## user_proj_mul32
module user_proj_mul32 
(
    input wb_clk_i,
    input wb_rst_i,
    input wbs_stb_i,
    input wbs_cyc_i,
    input wbs_we_i,
    input [3:0] wbs_sel_i,
    input [31:0] wbs_dat_i,
    input [31:0] wbs_adr_i,
    output reg wbs_ack_o,
    output reg [31:0] wbs_dat_o,
    output [2:0] irq
);
    reg start;
    wire done;
    wire sys_clk;
    localparam MC_OFF = 8'h00, MP_OFF = 8'h04, P0_OFF = 8'h08, P1_OFF = 8'h0C;
    reg  [31:0]         MP, MC;
    wire [63:0]         P;
    wire                valid           = wbs_stb_i & wbs_cyc_i;
    wire                we              = wbs_we_i && valid;
    wire                re              = ~wbs_we_i && valid;
    wire [3:0]          byte_wr_en      = wbs_sel_i & {4{we}}; 
    wire                we_mp_reg       = we & (wbs_adr_i[7:0] == MP_OFF);
    wire                we_mc_reg       = we & (wbs_adr_i[7:0] == MC_OFF);
    wire                re_mp_reg       = re & (wbs_adr_i[7:0] == MP_OFF);
    wire                re_mc_reg       = re & (wbs_adr_i[7:0] == MC_OFF);
  ...
Size: ~860 cells after synthesis, about 270 flip-flops, roughly 110 I/O pins, roughly 11,000 sq um of cells after synthesis.
export LEC_CHECK = 0
export CAP_MARGIN = 20
export CORE_MARGIN = 2
export CORE_UTILIZATION = 68
export CTS_CLUSTER_SIZE = 29
export PLACE_DENSITY_LB_ADDON = 0.01
export SETUP_SLACK_MARGIN = 0.71
export SLEW_MARGIN = 20
create_clock -name core_clock -period 2.52 [get_ports {wb_clk_i}]
run.sh (not shown) runs the stock make flow with config.mk's settings and CLKGATE_MAP_FILE=.
Change:
ABC_AREA = 1   (was default)
CTS_CLUSTER_SIZE = default   (was 29)
PLACE_DENSITY_LB_ADDON = default   (was 0.01)
SETUP_SLACK_MARGIN = default   (was 0.71)
clock period = 2.5 ns   (was 2.52 ns; I/O delays follow)
Outcome: Cell area came out lower by 2.5%. Worst hold slack got worse by 0.062 ns. Synthesized area grows by 2.7%. Clock-buffer cell count grows by 8. Total power hardly moves. Routed wire length rose by 2.0%. Clock power is lower by about 1%. Global-route usage goes down by 0.53 points. Worst setup slack gets worse by 0.13 ns. Die area goes up by 2.6%. Combinational power is lower by about 7%.
Change:
ABC_AREA = default   (was 1)
CORE_ASPECT_RATIO = 0.72   (was default)
CORE_UTILIZATION = 72   (was 68)
CTS_CLUSTER_DIAMETER = 28   (was default)
CTS_CLUSTER_SIZE = 70   (was default)
HOLD_SLACK_MARGIN = 0.13   (was default)
PLACE_DENSITY_LB_ADDON = 0.01   (was default)
SETUP_SLACK_MARGIN = 0.73   (was default)
TNS_END_PERCENT = 80   (was default)
Effect: Wire length rose by 34%. Setup slack gains 0.092 ns. Area after synthesis came out lower by 2.6%. Critical path depth came out higher by 5. First-iteration DRC count rose by 13%. Register-to-register slack got worse by 0.02 ns. Core utilization rose by 13 points. Cell area came out higher by 7.1%.

---

user_proj_mul32 again, from the RTL that the note above started with.
// user_proj_mul32
module user_proj_mul32 
(
    input wb_clk_i,
    input wb_rst_i,
    input wbs_stb_i,
    input wbs_cyc_i,
    input wbs_we_i,
    input [3:0] wbs_sel_i,
    input [31:0] wbs_dat_i,
    input [31:0] wbs_adr_i,
    output reg wbs_ack_o,
    output reg [31:0] wbs_dat_o,
    output [2:0] irq
);
    reg start;
    wire done;
    wire sys_clk;
    localparam MC_OFF = 8'h00, MP_OFF = 8'h04, P0_OFF = 8'h08, P1_OFF = 8'h0C;
    reg  [31:0]         MP, MC;
    wire [63:0]         P;
    wire                valid           = wbs_stb_i & wbs_cyc_i;
    wire                we              = wbs_we_i && valid;
    wire                re              = ~wbs_we_i && valid;
    wire [3:0]          byte_wr_en      = wbs_sel_i & {4{we}}; 
    wire                we_mp_reg       = we & (wbs_adr_i[7:0] == MP_OFF);
    wire                we_mc_reg       = we & (wbs_adr_i[7:0] == MC_OFF);
    wire                re_mp_reg       = re & (wbs_adr_i[7:0] == MP_OFF);
    wire                re_mc_reg       = re & (wbs_adr_i[7:0] == MC_OFF);
    wire                re_p0_reg       = re & (wbs_adr_i[7:0] == P0_OFF);
    wire                re_p1_reg       = re & (wbs_adr_i[7:0] == P1_OFF);
    assign sys_clk = wb_clk_i;
    always @(posedge sys_clk or posedge wb_rst_i) begin  
        if(wb_rst_i)
            MC <= 32'h0;
        else if(we_mc_reg)  
            MC <= wbs_dat_i;
    end
    always @(posedge sys_clk or posedge wb_rst_i) begin  
  ...
export LEC_CHECK = 0
export CAP_MARGIN = 20
export CORE_MARGIN = 2
export CORE_UTILIZATION = 72
export CTS_CLUSTER_SIZE = 70
export HOLD_SLACK_MARGIN = -0.05
export PLACE_DENSITY_LB_ADDON = 0.01
export SETUP_SLACK_MARGIN = 0.71
export SLEW_MARGIN = 20
export TNS_END_PERCENT = 80
create_clock -name core_clock -period 2.52 [get_ports {wb_clk_i}]
The starting point completed with no timing, DRC or antenna violations.
==> next run, changes <==
Settings changed: ABC_AREA set to 1, CTS_CLUSTER_SIZE 70 to unset, HOLD_SLACK_MARGIN -0.05 to unset, PLACE_DENSITY set to 0.41, PLACE_DENSITY_LB_ADDON 0.01 to unset, SETUP_SLACK_MARGIN 0.71 to 0.47, TNS_END_PERCENT 80 to unset.
Clock period 2.52 ns to 2.5 ns, I/O delays scaled along.
Worst setup slack got worse by 0.025 ns.
Via count grows by 31%.
First-iteration DRC count grows by 79%.
Power grows by 1.7%.
Wire length grows by 3.8%.
Global-route usage grows by 0.59 points.
Final cell count grows by 37%.
Die area grows by 2.6%.
Hold slack got worse by 0.040 ns.
Critical path depth shrinks by 5.
==> next run, changes <==
Settings changed: ABC_AREA 1 to unset, CELL_PAD_IN_SITES_GLOBAL_PLACEMENT set to 0, CTS_CLUSTER_DIAMETER set to 29, CTS_CLUSTER_SIZE set to 15, HOLD_SLACK_MARGIN set to -0.09, PLACE_DENSITY 0.41 to unset, PLACE_DENSITY_LB_ADDON set to 0.01, SETUP_SLACK_MARGIN 0.47 to 0.72.
Global-route usage goes up by 8.9 points.
Non-clock buffer count goes up by 25.
Cell count goes down by a quarter to a third.
Fmax goes down by a few percent.
Worst setup slack degrades by 0.13 ns.
Final area goes up by a little under a tenth.
==> next run, changes <==
Settings changed: CTS_CLUSTER_DIAMETER 29 to 35, HOLD_SLACK_MARGIN -0.09 to unset, SETUP_SLACK_MARGIN 0.72 to 0.74, TNS_END_PERCENT set to 5.
What happened:
- final cell count shrinks by 3.5%
- register-to-register slack improved by 0.03 ns
- via count falls by 13%
- synthesized cell count does not change
- fmax is higher by 4.9%
- core utilization fell by 5.2 points
- hold slack gets worse by 0.058 ns
- wire length fell by 27%
- worst setup slack improves by 0.099 ns
- clock skew grows by 0.0061 ns
- final area goes down by 5.5%
==> next run, changes <==
Settings changed: ABC_AREA set to 1, CAP_MARGIN 20 to 30, CELL_PAD_IN_SITES_GLOBAL_PLACEMENT 0 to unset, CORE_ASPECT_RATIO set to 1.32, CTS_CLUSTER_DIAMETER 35 to 353, CTS_CLUSTER_SIZE 15 to 10, PLACE_DENSITY_LB_ADDON 0.01 to 0.2, SETUP_SLACK_MARGIN 0.74 to 0.73, TNS_END_PERCENT 5 to unset.
What happened: The changed run passed the timing, DRC and antenna checks. Core utilization decreases by 3.6 points. Wire length increases by 3.0%. Via count increases by about 30%. Clock-buffer cell count increases by 13. Global-route usage barely changes. Fmax increases by about 14%. Synthesized cell count increases by about 56%. Clock power decreases by 25%.
==> next run, changes <==
Settings changed: ABC_AREA 1 to unset, CAP_MARGIN 30 to 20, CELL_PAD_IN_SITES_GLOBAL_PLACEMENT set to 0, CORE_ASPECT_RATIO 1.32 to unset, CTS_CLUSTER_DIAMETER 353 to 35, CTS_CLUSTER_SIZE 10 to 15, PLACE_DENSITY_LB_ADDON 0.2 to 0.02, SETUP_SLACK_MARGIN 0.73 to 0.74.
=>
- The new run finished with timing, DRC and antenna clean
- routed wire length goes up by 56%
- final area came out higher by 11%
- setup slack gets worse by 0.32 ns
- power rises by 32%
- synthesized cell count goes down by 36%
No activity file was given, so power comes from the tool's default toggle rates.
